// Module_Wrapper
module Module_Wrapper (
    input logic ACLK,
    input logic ARESETN,
    input  logic [31:0] AWADDR,
    input  logic AWVALID,
    output logic AWREADY,
    input  logic [31:0] WDATA,
    input  logic WVALID,
    output logic WREADY,
    output logic [1:0] BRESP,
    output logic BVALID,
    input  logic BREADY,
    output logic [1:0] SS,
    output logic MOSI,
    output logic SCLK,
    input  logic MISO
);
For scale: ~3,000 cells after synthesis, ~35,000 µm² of cells after synthesis.
clock: 2.15 ns
lec_check: 0
abc_area: 1
cap_margin: 0
core_aspect_ratio: 1.42
core_margin: 2
core_utilization: 72
cts_cluster_diameter: 367
cts_cluster_size: 10
slew_margin: 20
run.sh (not shown) runs the stock make flow with config.mk's settings and CLKGATE_MAP_FILE=.
The starting point ran to the end with violations: setup timing.
Edit:
- CAP_MARGIN: 0 -> 20
- CORE_ASPECT_RATIO: 1.42 -> unset
- CTS_CLUSTER_DIAMETER: 367 -> unset
- CTS_CLUSTER_SIZE: 10 -> unset
- PLACE_DENSITY: unset -> 0.4
- SETUP_SLACK_MARGIN: unset -> -0.34
- clock period: 2.15 -> 6.81 ns (I/O delays scaled with it)
The changed run completed with no timing, DRC or antenna violations.
Core utilization goes down by 3.6 points.
Wire length goes down by 8.6%.
Total power goes down by 69%.
Non-clock buffer count goes down by 78.
Clock-buffer cell count goes down by 48.
Cell area goes down by 3.8%.
Setup slack gains 3.1 ns.
Edit:
- ABC_AREA: 1 -> unset
- CTS_CLUSTER_SIZE: unset -> 43
- PLACE_DENSITY: 0.4 -> unset
- SETUP_SLACK_MARGIN: -0.34 -> 0.46
- clock period: 6.81 -> 3.56 ns (I/O delays scaled with it)
Effect: The new run finished with timing, DRC and antenna clean; clock power climbs by 89%; total power rises by 90%; non-clock buffer count rose by 21; global-route usage rose by 0.15 points.
Edit:
- ABC_AREA: unset -> 1
- CTS_CLUSTER_SIZE: 43 -> unset
- SETUP_SLACK_MARGIN: 0.46 -> unset
- clock period: 3.56 -> 10.8 ns (I/O delays scaled with it)
After rerunning:
- critical path depth does not change
- total power came out lower by 66%
- synthesized area came out higher by 2.5%
- core utilization came out lower by 1.4 points
- hold slack gets worse by 0.0065 ns
- clock-buffer cell count came out lower by 10
- setup slack gets better by 5.5 ns
- cell area came out higher by 0.77%

---

## oak
Module_Wrapper again, from the RTL that the note above started with.
==> flow/config.mk <==
export PLATFORM = sky130hd
export DESIGN_NAME = Module_Wrapper
export DESIGN_NICKNAME = Module_Wrapper
export VERILOG_FILES = /design/flow/design.v
export SDC_FILE = /design/flow/constraint.sdc
export NUM_CORES = 4
export LEC_CHECK = 0
export ABC_AREA = 1
export CAP_MARGIN = 20
export CORE_MARGIN = 2
export CORE_UTILIZATION = 72
export CTS_CLUSTER_SIZE = 79
export SETUP_SLACK_MARGIN = -0.1
export SLEW_MARGIN = 20
==> flow/constraint.sdc <==
create_clock -name core_clock -period 2.14 [get_ports {ACLK}]
set_input_delay 0.4280 -clock core_clock [delete_from_list [all_inputs] [get_ports {ACLK}]]
set_output_delay 0.4280 -clock core_clock [all_outputs]
set_load 0.01 [all_outputs]
[oak] flow finished | final checks: failed | reasons: setup timing
diff inputs: oak => pine
- an added CTS_CLUSTER_DIAMETER of 101
- a deleted CTS_CLUSTER_SIZE that had been 79
- a deleted SETUP_SLACK_MARGIN that had been -0.1
- a change of the clock period (ns, I/O delays scaled along) from 2.14 to 4.74
Results
- oak and pine: one clean run, pine; the rest did not finish clean.
- The combinational group share of total power of oak and that of pine are within noise of each other.
- Comparing pine with oak, the global-route wire length before repair came out essentially unchanged.
- Density: pine sparser than oak
Input-level comparison between birch and pine:
- clearing ABC_AREA, which used to be 1
- putting SETUP_SLACK_MARGIN at -0.1 where nothing was set
- clearing CTS_CLUSTER_DIAMETER, which used to be 101
- swapping 4.74 for 2.14 in the clock period (ns, I/O delays scaled along)
Notes after the runs:
pine completed every stage of the flow, and the final layout passed the timing, design-rule and antenna checks. Every stage of birch finished as expected; the final checks, on the other hand, flagged setup timing, which means the layout fails. The higher cell depth of the worst flop-to-flop path came out of pine. When birch is measured against pine, its internal power turns out 130% higher. Diff pine -> birch | number of instances in the synthesized netlist | decrease of 36%. From pine to birch the numbers moved as follows: slew at the pin closest to its max-slew limit down 0.51 ns, count of endpoints failing setup in the final report rose 64. Global-route usage: birch vs pine up 1.2 points. Compared to pine, birch has setup slack 1.40 ns lower. birch vs pine: count of plain and timing-repair buffers in the layout up in birch. For birch, the type of the tightest min-delay check was in -> reg, unlike pine, where it was reg -> reg. Between birch and pine, it is birch whose synthesis-to-layout area growth is higher, by 4.8 points. Diff pine -> birch | first-pass GRT wire length | decrease of 1.4%.
Here is what was changed in the inputs of maple compared with birch.
- swapping -0.1 for -0.11 in SETUP_SLACK_MARGIN
- putting ABC_AREA at 1 where nothing was set
- putting CTS_CLUSTER_SIZE at 92 where nothing was set
- putting PLACE_DENSITY_LB_ADDON at 0.2 where nothing was set
==> results <==
Synthesized area (lower): birch
To summarise birch: no stage aborted, but the layout did not pass its checks, failing on setup timing.
Complete run, failing final checks: maple, reason setup timing.
maple against birch: share of total power in combinational logic now larger, power now smaller.
Measured against each other, maple and birch differ in global-route wire length before repair, the higher figure coming from maple.
The routed wire length number comes out higher for maple vs birch.

---

## run 1
Module_Wrapper again, from the RTL that the note above started with.
clock: 2.15 ns
lec_check: 0
abc_area: 1
cap_margin: 20
core_margin: 2
core_utilization: 72
cts_cluster_diameter: 367
slew_margin: 20
[flow] run 1 | stages: complete | final checks: fail | reason: setup timing
Inputs modified between run 1 and run 2:
- swapping 72 for 67 in CORE_UTILIZATION
- clearing ABC_AREA, which used to be 1
- clearing CTS_CLUSTER_DIAMETER, which used to be 367
- swapping 2.15 for 3.29 in the clock period (ns, I/O delays scaled along)
Results
FAIL: run 1; every other run in run 2 and run 1 is clean
Run 1 had finished all stages when the layout checks came back failing, citing setup timing.
Post-detailed-placement cell area for run 2: 950 um^2 down relative to run 1
Cmp run 2 and run 1 / synthesized area / lower: run 2
Against run 1, cell area after layout in run 2 came out better.
Diff run 2 and run 1: total iterations of the first detailed-routing run lower in run 2
[compare] base=run 1 new=run 2: Yosys chip area dropped 2.5%; tally of non-filler cells in the final layout now sits lower; relative contribution of the clock network to total power went up 0.4 points; worst setup slack went up.
Looking at global-route usage, run 2 sits 4.8 points below run 1.
Edits applied to the flow inputs when going from run 2 to run 3:
- an added ABC_AREA of 1
- a change of CORE_UTILIZATION from 67 to 70
- an added SETUP_SLACK_MARGIN of -0.1
- a change of the clock period (ns, I/O delays scaled along) from 3.29 to 2.19
### Flow results
Run 3 finished all stages; however, its layout fails the closing checks, the failures being setup timing.
Per the comparison of run 3 with run 2, post-synthesis average cell area fell by about 34%; cell area rose by 3.9%.
Minimum hold slack: run 3 worse than run 2
Type of the tightest min-delay check: reg -> reg -> run 2, in -> reg -> run 3
When run 3 is measured against run 2, its transition at the pin with the smallest max-transition slack turns out 450 ps lower.
From run 2 to run 3 the numbers moved as follows: per-cell routed wire length went down about 19%; setup slack fell by 330 ps; detail-routed via count per cell dropped about 5%; clock group share of total power higher.
Relative to run 3, the following input files were edited for run 4:
- SETUP_SLACK_MARGIN: -0.1 -> unset
- ABC_AREA: 1 -> unset
- CORE_UTILIZATION: 70 -> 8
- the clock period (ns, I/O delays scaled along): 2.19 -> 10.8
==> comparison <==
Run 4 finished every stage and its layout cleared the timing, design-rule and antenna checks.
Run 4 against run 3; die size is up by more than 100%.
Looking at final instance area, run 4 sits above run 3.
Compared with run 3, mapped cell area in run 4 decreased by a few percent.
Run 4 ended with less sum of internal, switching and leakage power than run 3.
Run 4 vs. run 3: final cell count went up, inverter count shows a reduction of 133.
Clock network fraction of design power essentially unchanged between run 4 and run 3.
Compared with run 3, run 4 shows initial antenna violation count higher by 8.
| floorplan core area | lower: run 3 |
Run 3 ended up with simple AND/OR/NAND/NOR gates as its largest family of logic cells by area; run 4 ended up with multiplexers.
Looking at number of inserted diodes, run 4 sits 1 higher than run 3 does.
Input-level comparison between run 5 and run 4:
- swapping 8 for 29 in CORE_UTILIZATION
- swapping 10.8 for 3.86 in the clock period (ns, I/O delays scaled along)
--- outcome ---
Comparing run 5 and run 4, length of the first detailed-routing pass in iterations is higher on run 5. Sort run 5 and run 4 by final cell count asc -> top: run 5. Total die area: run 5 < run 4. Run 5 ends up with higher met1 global-route usage than run 4 does. NOTE logic area run 4->run 5 increased slightly. Compared to run 4, run 5 has horizontal die dimension 310 um lower. The critical path endpoint comes out WREADY in one run and SCLK in the other, namely in run 5 and run 4 respectively. Compared with run 4, run 5 shows share of power burned in combinational logic lower by 0.2 points.

---

Starting RTL as in the previous note.
## Module_Wrapper
module Module_Wrapper (
    input logic ACLK,
    input logic ARESETN,
    input  logic [31:0] AWADDR,
    input  logic AWVALID,
    output logic AWREADY,
    input  logic [31:0] WDATA,
    input  logic WVALID,
    output logic WREADY,
    output logic [1:0] BRESP,
    output logic BVALID,
    input  logic BREADY,
    output logic [1:0] SS,
    output logic MOSI,
    output logic SCLK,
    input  logic MISO
);
    logic sclk_int, sclk_tick;
    logic fready_full, fready_empty;
    logic wr_en, rd_en;
    logic [31:0] tx_data_bus, ss_data_bus;
    logic [31:0] fifo_tx_out, fifo_ss_out;
    logic [33:0] data_to_master;
    logic go, dready, sresp;
    logic tx_full, tx_empty, ss_full, ss_empty;
    FDIVIDER fdiv_inst (
        .ACLK(ACLK),
        .RESTN(ARESETN),
        .SCLK(sclk_int),
        .TICK(sclk_tick)
    );
    AXI_SLAVE axi_inst (
        .ACLK(ACLK),
        .ARESETN(ARESETN),
        .AWADDR(AWADDR), .AWVALID(AWVALID), .AWREADY(AWREADY),
        .WDATA(WDATA), .WVALID(WVALID), .WREADY(WREADY),
        .BRESP(BRESP), .BVALID(BVALID), .BREADY(BREADY),
        .FREADY_full(fready_full),
        .wr_en(wr_en),
        .Tx_data_out(tx_data_bus),
        .SS_data_out(ss_data_bus)
    );
    Async_Tx_FIFO tx_fifo_inst (
        .ACLK(ACLK),
        .SCLK(sclk_tick),
        .rst_n(ARESETN),
        .data_in(tx_data_bus),
        .wr_en(wr_en),
        .rd_en(rd_en),
        .data_out(fifo_tx_out),
        .full(tx_full),
        .empty(tx_empty)
    );
    Async_SS_FIFO ss_fifo_inst (
        .ACLK(ACLK),
        .SCLK(sclk_tick),
        .rst_n(ARESETN),
        .data_in(ss_data_bus),
        .wr_en(wr_en),
        .rd_en(rd_en),
        .data_out(fifo_ss_out),
        .full(ss_full),
        .empty(ss_empty)
    );
  ...
Settings: LEC_CHECK=0, CAP_MARGIN=20, CORE_MARGIN=2, CORE_UTILIZATION=40, SLEW_MARGIN=20; clock period 3.86 ns.
Rerun with:
==> flow/constraint.sdc (replaced) <==
create_clock -name core_clock -period 7.0 [get_ports {ACLK}]
set_input_delay 1.4000 -clock core_clock [delete_from_list [all_inputs] [get_ports {ACLK}]]
set_output_delay 1.4000 -clock core_clock [all_outputs]
set_load 0.01 [all_outputs]
Result:
- The changed run went through all stages and came out clean
- global-route usage goes up by 0.24 points
- total power decreases by 47%
- non-clock buffer count drops by 24
- clock power fell by 49%
- first-iteration DRC count shrinks by 14%
Rerun with:
--- a/flow/config.mk
+++ b/flow/config.mk
@@ -9,3 +9,4 @@
 export CORE_MARGIN = 2
-export CORE_UTILIZATION = 40
+export CORE_UTILIZATION = 70
+export SETUP_SLACK_MARGIN = 0.71
 export SLEW_MARGIN = 20
==> flow/constraint.sdc (replaced) <==
create_clock -name core_clock -period 2.73 [get_ports {ACLK}]
set_input_delay 0.5460 -clock core_clock [delete_from_list [all_inputs] [get_ports {ACLK}]]
set_output_delay 0.5460 -clock core_clock [all_outputs]
set_load 0.01 [all_outputs]
Result:
- total power climbs to 2.6 times its value
- design area climbs by a few percent
- core utilization climbs by 38 points
- clock power climbs to 2.6 times its value
- via count climbs by roughly a tenth
- wire length climbs by a quarter to a third
- clock-buffer cell count drops by 4
- global-route usage climbs by 17 points
- sequential power climbs to 2.6 times its value
Rerun with:
--- a/flow/config.mk
+++ b/flow/config.mk
@@ -9,4 +9,3 @@
 export CORE_MARGIN = 2
-export CORE_UTILIZATION = 70
-export SETUP_SLACK_MARGIN = 0.71
+export CORE_UTILIZATION = 65
 export SLEW_MARGIN = 20
==> flow/constraint.sdc (replaced) <==
create_clock -name core_clock -period 3.56 [get_ports {ACLK}]
set_input_delay 0.7120 -clock core_clock [delete_from_list [all_inputs] [get_ports {ACLK}]]
set_output_delay 0.7120 -clock core_clock [all_outputs]
set_load 0.01 [all_outputs]
What happened: Power shrinks by 25%. Synthesized cell count is unchanged. Count of clock-buffer cells in the layout grows by 5. Sequential cell count stays the same. Design area shrinks by 4.6%. Die size grows by 7.6%. Synthesized area is unchanged. Routed wire length shrinks by 21%.
Power and IR drop assume default switching activity.
